Setup of run A:
## pcie_pio_ctrl
module pcie_pio_ctrl (
  input          clk,
  input          reset,
  input          tvalid,
  input  [63:0]  tdata,
  output         tready,
  input  [7:0]   tstrb,
  input  [21:0]  tuser,
  input          tlast,
  output [7:0]   cfg_addr,
  output [31:0]  cfg_wr_data,
  output         cfg_rd_cmd,
  output         cfg_wr_cmd,
  input  [31:0]  cfg_rd_data,
  input          cfg_valid,
  output         fifo0_wr_cmd,
  output [131:0] fifo0_wr_data,
  input          fifo0_empty_flag,
  input          fifo0_full_flag,
  input          fifo0_prog_full_flag,
  input          fifo1_full_flag,
  input          fifo1_empty_flag,
  output         fifo1_rd_cmd,
  input  [131:0] fifo1_rd_data,
  input  [7:0]   cfg_bus_number,
  input  [4:0]   cfg_device_number,
  input  [2:0]   cfg_function_number,
  input          lnk_up,
  input          cfg_to_turnoff,
  output         cfg_to_turnoff_ok,
  output         tx_tvalid,
  output [63:0]  tx_tdata,
  input          tx_tready,
  output [7:0]   tx_tstrb,
  output         tx_tlast
);
For scale: ~7000 cells after synthesis, ~1400 flip-flops.
clock: 5.67 ns
lec_check: 0
abc_area: 1
cap_margin: 30
cell_pad_in_sites_detail_placement: 0
core_aspect_ratio: 0.51
core_margin: 9
core_utilization: 36
cts_cluster_size: 97
gpl_routability_driven: 0
gpl_timing_driven: 1
hold_slack_margin: -0.08
place_density_lb_addon: 0.27
slew_margin: 20
tns_end_percent: 90
run.sh (not shown) runs the stock make flow with config.mk's settings and CLKGATE_MAP_FILE=.
Run A completed end to end with timing, DRC and antenna clean.
[inputs] run B vs run A
Settings: CORE_UTILIZATION: 36 -> 19; TNS_END_PERCENT: 90 -> unset; CORE_ASPECT_RATIO: 0.51 -> unset; HOLD_SLACK_MARGIN: -0.08 -> unset; CELL_PAD_IN_SITES_DETAIL_PLACEMENT: 0 -> unset; GPL_ROUTABILITY_DRIVEN: 0 -> unset; ABC_AREA: 1 -> unset; CAP_MARGIN: 30 -> 20; PLACE_DENSITY_LB_ADDON: 0.27 -> unset; CTS_CLUSTER_SIZE: 97 -> unset; GPL_TIMING_DRIVEN: 1 -> unset; CORE_MARGIN: 9 -> 2; the clock period (ns, I/O delays scaled along): 5.67 -> 13.8.
==> results <==
No run among run A and run B stopped early or left any final violation; all are clean.
[compare] base=run A new=run B: total wire length after detailed routing went down; antenna cell count went up; multi-input logic area went up; number of nets with antenna violations after routing did not really move.
When the final numbers for run A and run B were put side by side, the final area turned out to be smaller in run A.
Run B vs run A — register-to-register slack rose 7.91 ns.
A end point of the critical path of u_enc.tx_tdata[27] is what run A shows, while u_rf.array_reg[14][11] belongs to run B.
Summary of run B over run A: via count down 18%, core outline area up 140000 sq um, width of the chip down about 5.4%.
### run B -> run C
Settings: a change of CORE_UTILIZATION from 19 to 62; an added CTS_CLUSTER_DIAMETER of 262; a change of the clock period (ns, I/O delays scaled along) from 13.8 to 4.26.
## What came out
- Re max-slew violation count: no difference whatsoever between run B and run C.
- Post-synthesis to final-layout area growth: run C vs run B down 6.1 points
- Diff run B -> run C | per-cell routed wire length | up by more than 10%
- Looking at area of the multi-input gates across run C and run B, the one that comes out higher is run B.
The inputs of run D differ from those of run C as listed below.
Settings: swapping 62 for 66 in CORE_UTILIZATION; putting SETUP_SLACK_MARGIN at 0.72 where nothing was set; clearing CTS_CLUSTER_DIAMETER, which used to be 262; swapping 4.26 for 2.81 in the clock period (ns, I/O delays scaled along).
Findings:
- Run D vs run C: area growth from synthesis to final layout up
- | standard cell area after detailed placement | lower: run C |
- The number of multi-input logic gates was comparable across run D and run C.
- In run D the relative area of clock buffers and inverters in the final design turned out 0.75 points lower than in run C.
- For the met2 capacity usage during global routing, run D came in 8.7 points higher than run C did.
- Diff run C -> run D: measured slew at the worst slew-check pin lost 0.14 ns; cell count picked up an extra 3.8%; highest attainable clock frequency picked up an extra about 27%; switching part of the total power picked up an extra 1.9 points.
Here is what was changed in the inputs of run E compared with run D.
Settings: CTS_CLUSTER_SIZE now 95, previously not set; CORE_UTILIZATION now 72, was 66; SETUP_SLACK_MARGIN now 0.36, was 0.72; TNS_END_PERCENT now 5, previously not set.
### Flow results
Going from run D to run E, path depth of the worst reg2reg path now sits lower; last weighted congestion value of the routability-driven placer now sits lower; non-clock buffer count now sits lower.
Relative to run D, run E improves final critical-path required period.
Run E ends up with lower number of CTS-inserted buffers than run D does.
Count of clock-buffer cells in the layout went up slightly going from run D to run E.
In the tables for run E and run D, total via count in the routed design reads higher with run D.
Lower filler-free cell count of the finished design was reported by run E, not run D.
Going from run D to run E, post-CTS setup repair buffer count shrinks by 77.
Taking run D as the reference, in run E fraction of power consumed by combinational cells went down, worst setup slack went up.
> inputs changed (run E -> run F)
Settings: swapping 0.36 for 0.73 in SETUP_SLACK_MARGIN; swapping 95 for 14 in CTS_CLUSTER_SIZE; clearing TNS_END_PERCENT, which used to be 5.
==> comparison <==
On clock network power share: run F sits above run E.
In run F, the via count of the first global-routing pass came out 8.5% above the value in run E.
In the reports for run F and run E, the smaller fraction of area in registers belongs to run F.
The final layout from run E, which completed every stage, passed the timing, DRC and antenna checks at the end of the flow.
No crash in run F: every stage finished, but the layout fails its final checks due to setup timing.
Taking run E as the reference, in run F post-CTS clock slew at the launch and capture registers of the worst setup and hold paths saw little to no change; proportion of cell area occupied by multi-input gates saw little to no change.
Run F vs run E — maximum number of pins on one net before global-route repair dropped 17%.
[run F] wire length of the first global-routing pass rose 15% relative to run E
Taking run E as the reference, in run F total power consumption of the routed design +700 uW; mux contribution to synthesized area barely changed; internal power now smaller.
Cell area | run F vs run E | run F larger

---

== exp/ember ==
Starting RTL as in the previous note.
Settings: LEC_CHECK=0, CAP_MARGIN=20, CORE_MARGIN=2, CORE_UTILIZATION=72, CTS_CLUSTER_DIAMETER=396, CTS_CLUSTER_SIZE=20, SETUP_SLACK_MARGIN=0.41, SLEW_MARGIN=20; clock period 3.06 ns.
The flow did not stop early for exp/ember: all stages ran, and the layout cleared the timing, DRC and antenna checks.
[inputs] exp/cedar vs exp/ember
- an added ABC_AREA of 1
- a change of SETUP_SLACK_MARGIN from 0.41 to -0.16
- a deleted CTS_CLUSTER_DIAMETER that had been 396
- an added PLACE_DENSITY_LB_ADDON of 0.2
- a change of CTS_CLUSTER_SIZE from 20 to 92
Of exp/cedar and exp/ember, the run reporting the higher total instance count after detailed placement was exp/cedar. Finished, but not clean: exp/cedar, with setup timing. Lower post-route non-filler standard cell count goes to exp/ember over exp/cedar. Re final tally of setup violations: exp/cedar is 1 up on exp/ember. For the placement-stage cell area, exp/cedar came in about 2.2% higher than exp/ember did. Between exp/cedar and exp/ember, it is exp/cedar whose combinational share of power is higher, by 0.3 points. Looking at via count, exp/cedar sits about 24% higher than exp/ember does.
The following lists how exp/juniper was set up differently from exp/cedar:
- CORE_UTILIZATION changed from 72 to 58
- PLACE_DENSITY_LB_ADDON removed (was 0.2)
- ABC_AREA removed (was 1)
- SETUP_SLACK_MARGIN removed (was -0.16)
- CTS_CLUSTER_SIZE removed (was 92)
- the clock period (ns, I/O delays scaled along) changed from 3.06 to 2.95
## What came out
Across exp/cedar and exp/juniper, a clean result was obtained everywhere but in exp/cedar. exp/cedar: flow complete, layout not clean; failing: setup timing. exp/cedar vs exp/juniper, end point of the critical path: u_enc.tx_tdata[14]$_SDFFE_PP0P_ vs u_enc.tx_tdata[33]$_SDFFE_PP0P_. Die size, exp/cedar and exp/juniper: larger value in exp/juniper. exp/juniper against exp/cedar: worst hold slack now sits lower, clock power rose by about 4%, setup total negative slack climbed 0.015 ns. exp/cedar reports its startpoint of the most critical setup path as u_enc.counter[1]$_DFFE_PP_ while exp/juniper reports u_enc.counter[5]$_DFFE_PP_. Total power of exp/juniper is higher than that of exp/cedar. met1 capacity usage during global routing down 12 points in exp/juniper wrt exp/cedar. In the final reports, the cell area of exp/juniper is smaller than that of exp/cedar. The footprint of the flip-flops and latches was comparable across exp/cedar and exp/juniper. Between exp/cedar and exp/juniper, the adder and majority gate portion of the synthesized area does not differ in any meaningful way.
> inputs changed (exp/juniper -> exp/sierra)
- ABC_AREA now 1, previously not set
- CORE_UTILIZATION now 70, was 58
- the clock period (ns, I/O delays scaled along) now 13.2, was 2.95
Findings:
The required time of the critical path reported for exp/sierra is greater than that of exp/juniper by 9.99 ns.
exp/sierra vs. exp/juniper: number of buffers created by CTS shows a reduction of about 4.7%; share of synthesized cell area in and-or and or-and compound cells rose by 1.7 points; relative contribution of the clock network to total power saw a decrease; pin slew with the least headroom to its limit picked up an extra 0.16 ns; per-cell via count in the routed design picked up an extra about 0.3%.
Diff exp/juniper -> exp/sierra | mapped cell area | increase of 0.0019 mm2
Of exp/sierra and exp/juniper, exp/sierra shows the lower routed length per instance, with exp/juniper above it.
exp/sierra vs. exp/juniper: global routing met3 resource utilization went up by 3.2 points.

---

pcie_pio_ctrl again, from the RTL that the note above started with.
clock: 3.3 ns
lec_check: 0
cap_margin: 20
cell_pad_in_sites_global_placement: 1
core_margin: 2
core_utilization: 40
cts_cluster_size: 35
gpl_timing_driven: 0
slew_margin: 20
tns_end_percent: 45
The first run ran to the end with violations: setup timing.
Change:
- ABC_AREA: not set -> 1
- CELL_PAD_IN_SITES_GLOBAL_PLACEMENT: 1 -> not set
- CORE_UTILIZATION: 40 -> 57
- CTS_CLUSTER_SIZE: 35 -> not set
- GPL_TIMING_DRIVEN: 0 -> not set
- TNS_END_PERCENT: 45 -> not set
- clock period: 3.3 -> 5.95 ns (I/O delays scaled with it)
Outcome: With this change the flow ran to the end with no violations. Fmax fell by 29%. Power fell by about 46%. Non-clock buffer count fell by 394. Worst setup slack gains 1.3 ns. Routed wire length fell by about 17%. Via count rose by 14%. Cell count rose by 11%. Clock power fell by 48%. Area after synthesis rose by about 3%.
Change:
- ABC_AREA: 1 -> not set
- CORE_UTILIZATION: 57 -> 59
- clock period: 5.95 -> 3.27 ns (I/O delays scaled with it)
Combinational power came out higher by 53%. Maximum frequency increases by 69%. Power grows by 80%. Routed wire length decreases by 4.0%. First-iteration DRC count came out lower by 14%. Core utilization is higher by 3.8 points. Clock-buffer cell count grows by 33. Area after synthesis decreases by 3.0%. Critical path depth came out lower by 7. Global-route usage rose by 1.2 points. Via count came out lower by 14%.
Change:
- CORE_UTILIZATION: 59 -> 66
- SETUP_SLACK_MARGIN: not set -> 0.36
- clock period: 3.27 -> 2.81 ns (I/O delays scaled with it)
Core utilization rises by 9.6 points; routed wire length decreases by 2.3%; global-route usage grows by 3.0 points.
Change:
- CORE_UTILIZATION: 66 -> 72
- CTS_CLUSTER_DIAMETER: not set -> 262
- CTS_CLUSTER_SIZE: not set -> 94
- PLACE_DENSITY: not set -> 0.41
- SETUP_SLACK_MARGIN: 0.36 -> 0.83
This time the run ended with an error in 5_1_grt on ODB-0269.
Synthesized cell count does not change.
Area after synthesis stays the same.
Die size goes down by 8.2%.
Change:
- CTS_CLUSTER_DIAMETER: 262 -> not set
- CTS_CLUSTER_SIZE: 94 -> not set
- PLACE_DENSITY: 0.41 -> not set
- SETUP_SLACK_MARGIN: 0.83 -> -0.28
Outcome: Now the flow completed and failed the layout checks on setup timing. Area after synthesis does not change. Synthesized cell count is unchanged. Die size is unchanged.

---

Setup of build 96:
Starting RTL as in the previous note.
==> flow/config.mk <==
export PLATFORM = sky130hd
export DESIGN_NAME = pcie_pio_ctrl
export DESIGN_NICKNAME = pcie_pio_ctrl
export VERILOG_FILES = /design/flow/design.v
export SDC_FILE = /design/flow/constraint.sdc
export NUM_CORES = 4
export LEC_CHECK = 0
export CAP_MARGIN = 20
export CORE_MARGIN = 2
export CORE_UTILIZATION = 70
export CTS_CLUSTER_SIZE = 46
export SETUP_SLACK_MARGIN = 0.14
export SLEW_MARGIN = 20
==> flow/constraint.sdc <==
create_clock -name core_clock -period 2.81 [get_ports {clk}]
set_input_delay 0.5620 -clock core_clock [delete_from_list [all_inputs] [get_ports {clk}]]
set_output_delay 0.5620 -clock core_clock [all_outputs]
set_load 0.01 [all_outputs]
Build 96 went all the way through synthesis, placement and routing and the layout is clean on timing, DRC and antenna.
The following lists how build 12 was set up differently from build 96:
- putting PLACE_DENSITY at 0.95 where nothing was set
- swapping 46 for 96 in CTS_CLUSTER_SIZE
- swapping 0.14 for 0.36 in SETUP_SLACK_MARGIN
- swapping 70 for 72 in CORE_UTILIZATION
As far as synthesized-area fraction occupied by adder cells goes, build 12 and build 96 are indistinguishable; the numbers are identical.
No final results exist for build 12, since it was stopped by error ODB-0269 during 5_1_grt.
The number of clock buffers inserted by TritonCTS reported for build 12 is smaller than that of build 96 by 1.
Comparing build 96 and build 12, die height is higher on build 96.
When the final numbers for build 96 and build 12 were put side by side, the core footprint turned out to be greater in build 96.
Status: placed cell area parity (build 12, build 96)
[compare] base=build 96 new=build 12: area of the chip went down, number of placed cells counting well taps went down.
Pre-placement core utilization delta for build 12 relative to build 96: 1.7 points higher
Per the comparison of build 12 with build 96, number of buffers added for setup after CTS saw an increase; die boundary width saw a decrease; proportion of synthesized area in mux cells saw little to no change.
> inputs changed (build 12 -> build 39)
- CTS_CLUSTER_SIZE now 10, was 96
- PLACE_DENSITY_LB_ADDON now 0.07, previously not set
- SETUP_SLACK_MARGIN now 0.44, was 0.36
- CTS_CLUSTER_DIAMETER now 400, previously not set
- PLACE_DENSITY no longer set, was 0.95
Findings:
Status build 39: flow complete, layout not clean - setup timing
Count of port buffers added during placement delta (build 39 -> build 12): insignificant
Build 39 against build 12: final HPWL from detailed placement saw a decrease; number of core rows saw little to no change.
For build 23, these inputs were changed with respect to build 39:
- PLACE_DENSITY_LB_ADDON no longer set, was 0.07
- CTS_CLUSTER_DIAMETER no longer set, was 400
- CTS_CLUSTER_SIZE now 14, was 10
- PLACE_DENSITY now 0.95, previously not set
- SETUP_SLACK_MARGIN now 0.36, was 0.44
## What came out
Build 23 did not finish; the tool stopped in 5_1_grt with error ODB-0269. Comparing build 39 against build 23, there is no change at all in total die size. Delta (build 23 minus build 39): number of I/O pins held steady, weighted congestion reported at the end of routability-driven placement now sits lower, instance area after placement was more or less identical. Taking build 23 as 1.0, build 39 lands at 1.14 on clock buffer count from CTS. Compared build 39 against build 23; cell count after placement within noise. Summary of build 23 over build 39: buffer levels on the longest clock path level, post-CTS setup repair buffer count decreased by 3 relative to the old numbers, half-perimeter wire length of the detailed placement result now larger, post-cts resize count lower, total nets after synthesis stayed essentially flat.

---

Setup of raven:
pcie_pio_ctrl again, from the RTL that the note above started with.
==> flow/config.mk <==
export PLATFORM = sky130hd
export DESIGN_NAME = pcie_pio_ctrl
export DESIGN_NICKNAME = pcie_pio_ctrl
export VERILOG_FILES = /design/flow/design.v
export SDC_FILE = /design/flow/constraint.sdc
export NUM_CORES = 4
export LEC_CHECK = 0
export ABC_AREA = 0
export CAP_MARGIN = 20
export CELL_PAD_IN_SITES_DETAIL_PLACEMENT = 0
export CORE_ASPECT_RATIO = 0.91
export CORE_MARGIN = 2
export CORE_UTILIZATION = 70
export CTS_CLUSTER_DIAMETER = 57
export CTS_CLUSTER_SIZE = 41
export GPL_TIMING_DRIVEN = 1
export PLACE_DENSITY = 0.63
export SETUP_SLACK_MARGIN = 0.72
export SLEW_MARGIN = 20
export TNS_END_PERCENT = 90
==> flow/constraint.sdc <==
create_clock -name core_clock -period 2.84 [get_ports {clk}]
set_input_delay 0.5680 -clock core_clock [delete_from_list [all_inputs] [get_ports {clk}]]
set_output_delay 0.5680 -clock core_clock [all_outputs]
set_load 0.01 [all_outputs]
The flow did not stop early for raven: all stages ran, and the layout cleared the timing, DRC and antenna checks.
--- input diff raven..fjord ---
Settings: CTS_CLUSTER_SIZE no longer set, was 41; CORE_UTILIZATION now 68, was 70; SETUP_SLACK_MARGIN now 1.1, was 0.72; CTS_CLUSTER_DIAMETER no longer set, was 57; PLACE_DENSITY_LB_ADDON now 0.02, previously not set; CORE_ASPECT_RATIO now 1.67, was 0.91; PLACE_DENSITY no longer set, was 0.63; the clock period (ns, I/O delays scaled along) now 7.44, was 2.84.
==> comparison <==
Side by side, area after detailed placement turned out lower in fjord than in raven.
Changes observed in fjord relative to raven: cell count after placement shows a reduction of 130, area used by sequential logic in the layout shows no meaningful change, clock latency on the worst-skew pair shows an increase of 0.02 ns, power share of the clock group shows an increase of 2.5 points.
fjord vs raven, type of the tightest min-delay check: reg -> reg vs in -> reg
Input changes introduced in indigo (baseline for comparison: fjord):
Settings: changing CAP_MARGIN from 20 to 15; setting HOLD_SLACK_MARGIN to 0.27 for the first time; changing SETUP_SLACK_MARGIN from 1.1 to 2.21; changing PLACE_DENSITY_LB_ADDON from 0.02 to 0.0; changing CORE_UTILIZATION from 68 to 72.
### Flow results
Going from fjord to indigo, the global-route track usage on met2 was found to have gone up by 2.9 points.
Between indigo and fjord, it is indigo whose cell row count is lower, by 2.8%.
Proportion of cell area occupied by registers ends up higher on indigo.
indigo against fjord: power after layout saw a decrease, sequential group share of total power saw an increase, core area saw a decrease.
Here is what was changed in the inputs of tundra compared with indigo.
Settings: putting CTS_CLUSTER_DIAMETER at 66 where nothing was set; swapping 2.21 for 0.69 in SETUP_SLACK_MARGIN; clearing PLACE_DENSITY_LB_ADDON, which used to be 0.0; swapping 15 for 20 in CAP_MARGIN; swapping 0.27 for 0.29 in HOLD_SLACK_MARGIN; swapping 7.44 for 2.87 in the clock period (ns, I/O delays scaled along).
Compared with indigo, tundra shows a higher count of clock-net buffers in the final layout. For non-clock buffer count, dividing the value from tundra by the value from indigo gives 1.5. Reported for tundra and indigo, number of buffers between clock root and the deepest sink turned out identical to the last digit. Taking indigo as the reference, in tundra later-pin clock latency in the skew report moved up; final area +7.4%; met2 wire length moved up. Compared tundra against indigo; standard cell core area within noise. For worst-margin pin slew, indigo and tundra come out practically identical. No crash in tundra: every stage finished, but the layout fails its final checks due to negative setup slack.
Power is estimated from default activity; no workload was simulated.
